// axi_slave
module axi_slave #(
    parameter AXI_ID_WD   = 2,
    parameter AXI_DATA_WD = 32,
    parameter AXI_ADDR_WD = 32,
    parameter AXI_STRB_WD = 4
    )(
    input                      S_AXI_ACLK,
    input                      S_AXI_ARESETN,
    input  [AXI_ADDR_WD-1 : 0] S_AXI_AWADDR,
    input  [AXI_ID_WD-1   : 0] S_AXI_AWID,
    input  [1 : 0]             S_AXI_AWBURST,
    input  [2 : 0]             S_AXI_AWSIZE,
    input  [7 : 0]             S_AXI_AWLEN,
    input                      S_AXI_AWVALID,
    output                     S_AXI_AWREADY,
    input  [AXI_DATA_WD-1 : 0] S_AXI_WDATA,
    input  [AXI_STRB_WD-1 : 0] S_AXI_WSTRB,
    input                      S_AXI_WLAST,
    input                      S_AXI_WVALID,
    output                     S_AXI_WREADY,
    output [AXI_ID_WD-1   : 0] S_AXI_BID,
    output [1 : 0]             S_AXI_BRESP,
    output                     S_AXI_BVALID,
    input                      S_AXI_BREADY,
  ...
clock: 5.73 ns
lec_check: 0
cap_margin: 15
cell_pad_in_sites_detail_placement: 2
cell_pad_in_sites_global_placement: 4
core_margin: 7
core_utilization: 43
gpl_routability_driven: 1
min_routing_layer: met2
place_density_lb_addon: 0.06
slew_margin: 20
tns_end_percent: 65
run.sh (not shown) runs the stock make flow with config.mk's settings and CLKGATE_MAP_FILE=.
The first run finished with negative setup slack left.
Change:
==> flow/config.mk (replaced) <==
export PLATFORM = sky130hd
export DESIGN_NAME = axi_slave
export DESIGN_NICKNAME = axi_slave
export VERILOG_FILES = /design/flow/design.v
export SDC_FILE = /design/flow/constraint.sdc
export NUM_CORES = 4
export LEC_CHECK = 0
export CAP_MARGIN = 20
export CELL_PAD_IN_SITES_DETAIL_PLACEMENT = 0
export CELL_PAD_IN_SITES_GLOBAL_PLACEMENT = 4
export CORE_MARGIN = 2
export CORE_UTILIZATION = 53
export SLEW_MARGIN = 20
==> flow/constraint.sdc (replaced) <==
create_clock -name core_clock -period 4.92 [get_ports {S_AXI_ACLK}]
set_input_delay 0.9840 -clock core_clock [delete_from_list [all_inputs] [get_ports {S_AXI_ACLK}]]
set_output_delay 0.9840 -clock core_clock [all_outputs]
set_load 0.01 [all_outputs]
This time the run finished with antenna violations, negative setup slack left.
Via count drops by a quarter to a third.
Die size drops by about a fifth.
Clock-buffer cell count drops by 22.
Routed wire length drops by about a fifth.
Final cell count drops by a few percent.
Global-route usage drops by 9.0 points.
Hold slack degrades by 3.3 ps.
Total power climbs by roughly a tenth.
Clock power climbs by roughly a tenth.
Change:
--- a/flow/config.mk
+++ b/flow/config.mk
@@ -10 +10 @@
-export CELL_PAD_IN_SITES_GLOBAL_PLACEMENT = 4
+export CELL_PAD_IN_SITES_GLOBAL_PLACEMENT = 0
@@ -12 +12,3 @@
-export CORE_UTILIZATION = 53
+export CORE_UTILIZATION = 70
+export CTS_CLUSTER_SIZE = 15
+export PLACE_DENSITY = 0.5
==> flow/constraint.sdc (replaced) <==
create_clock -name core_clock -period 4.76 [get_ports {S_AXI_ACLK}]
set_input_delay 0.9520 -clock core_clock [delete_from_list [all_inputs] [get_ports {S_AXI_ACLK}]]
set_output_delay 0.9520 -clock core_clock [all_outputs]
set_load 0.01 [all_outputs]
The changed run produced a layout that fails on negative setup slack.
Synthesized cell count stays the same.
Wire length came out higher by 2.0%.
Sequential power came out higher by about 3%.
Hold slack gets better by 6.3 ps.
Register-to-register slack gets worse by 150 ps.
Setup slack gets worse by 200 ps.
Global-route usage came out higher by 9.7 points.
Final cell count came out lower by about 8%.
Critical path depth came out lower by 2.
Cell area came out lower by about 1.7%.
Core utilization came out higher by 19 points.
Change:
--- a/flow/config.mk
+++ b/flow/config.mk
@@ -12,2 +12,2 @@
-export CORE_UTILIZATION = 70
-export CTS_CLUSTER_SIZE = 15
+export CORE_UTILIZATION = 72
+export CTS_CLUSTER_DIAMETER = 103
The new run completed and failed the layout checks on negative setup slack; first-iteration DRC count falls slightly; core utilization is higher by 1.9 points; cell area is about the same; clock-buffer cell count is lower by 23; power is higher slightly; hold slack gets worse by 7.8 ps; setup slack degrades by 52 ps.
Change:
--- a/flow/config.mk
+++ b/flow/config.mk
@@ -8 +8 @@
-export CAP_MARGIN = 20
+export CAP_MARGIN = 15
@@ -13,2 +13,5 @@
-export CTS_CLUSTER_DIAMETER = 103
-export PLACE_DENSITY = 0.5
+export CTS_CLUSTER_DIAMETER = 110
+export CTS_CLUSTER_SIZE = 15
+export GPL_ROUTABILITY_DRIVEN = 1
+export MIN_ROUTING_LAYER = met1
+export SETUP_SLACK_MARGIN = -0.26
@@ -15,0 +19 @@
+export TNS_END_PERCENT = 65
Effect:
- The changed run finished with negative setup slack left
- setup slack gets better by 79 ps
- hold slack barely changes
- power goes down by 8.6%
Change:
--- a/flow/config.mk
+++ b/flow/config.mk
@@ -8 +8 @@
-export CAP_MARGIN = 15
+export CAP_MARGIN = 5
@@ -15,0 +16 @@
+export HOLD_SLACK_MARGIN = -0.1
@@ -18 +19 @@
-export SLEW_MARGIN = 20
+export SLEW_MARGIN = 40
The changed run completed, yet does not pass: negative setup slack.
Core utilization stays flat.
Global-route usage is about the same.
Wire length is about the same.
Cell area stays flat.
Non-clock buffer count falls by 3.
Maximum frequency hardly moves.
First-iteration DRC count falls by a few percent.
Clock-buffer cell count goes down by 1.
Via count is about the same.
Die area is unchanged.
Register-to-register slack gets better by 30 ps.
No activity file was given, so power comes from the tool's default toggle rates.
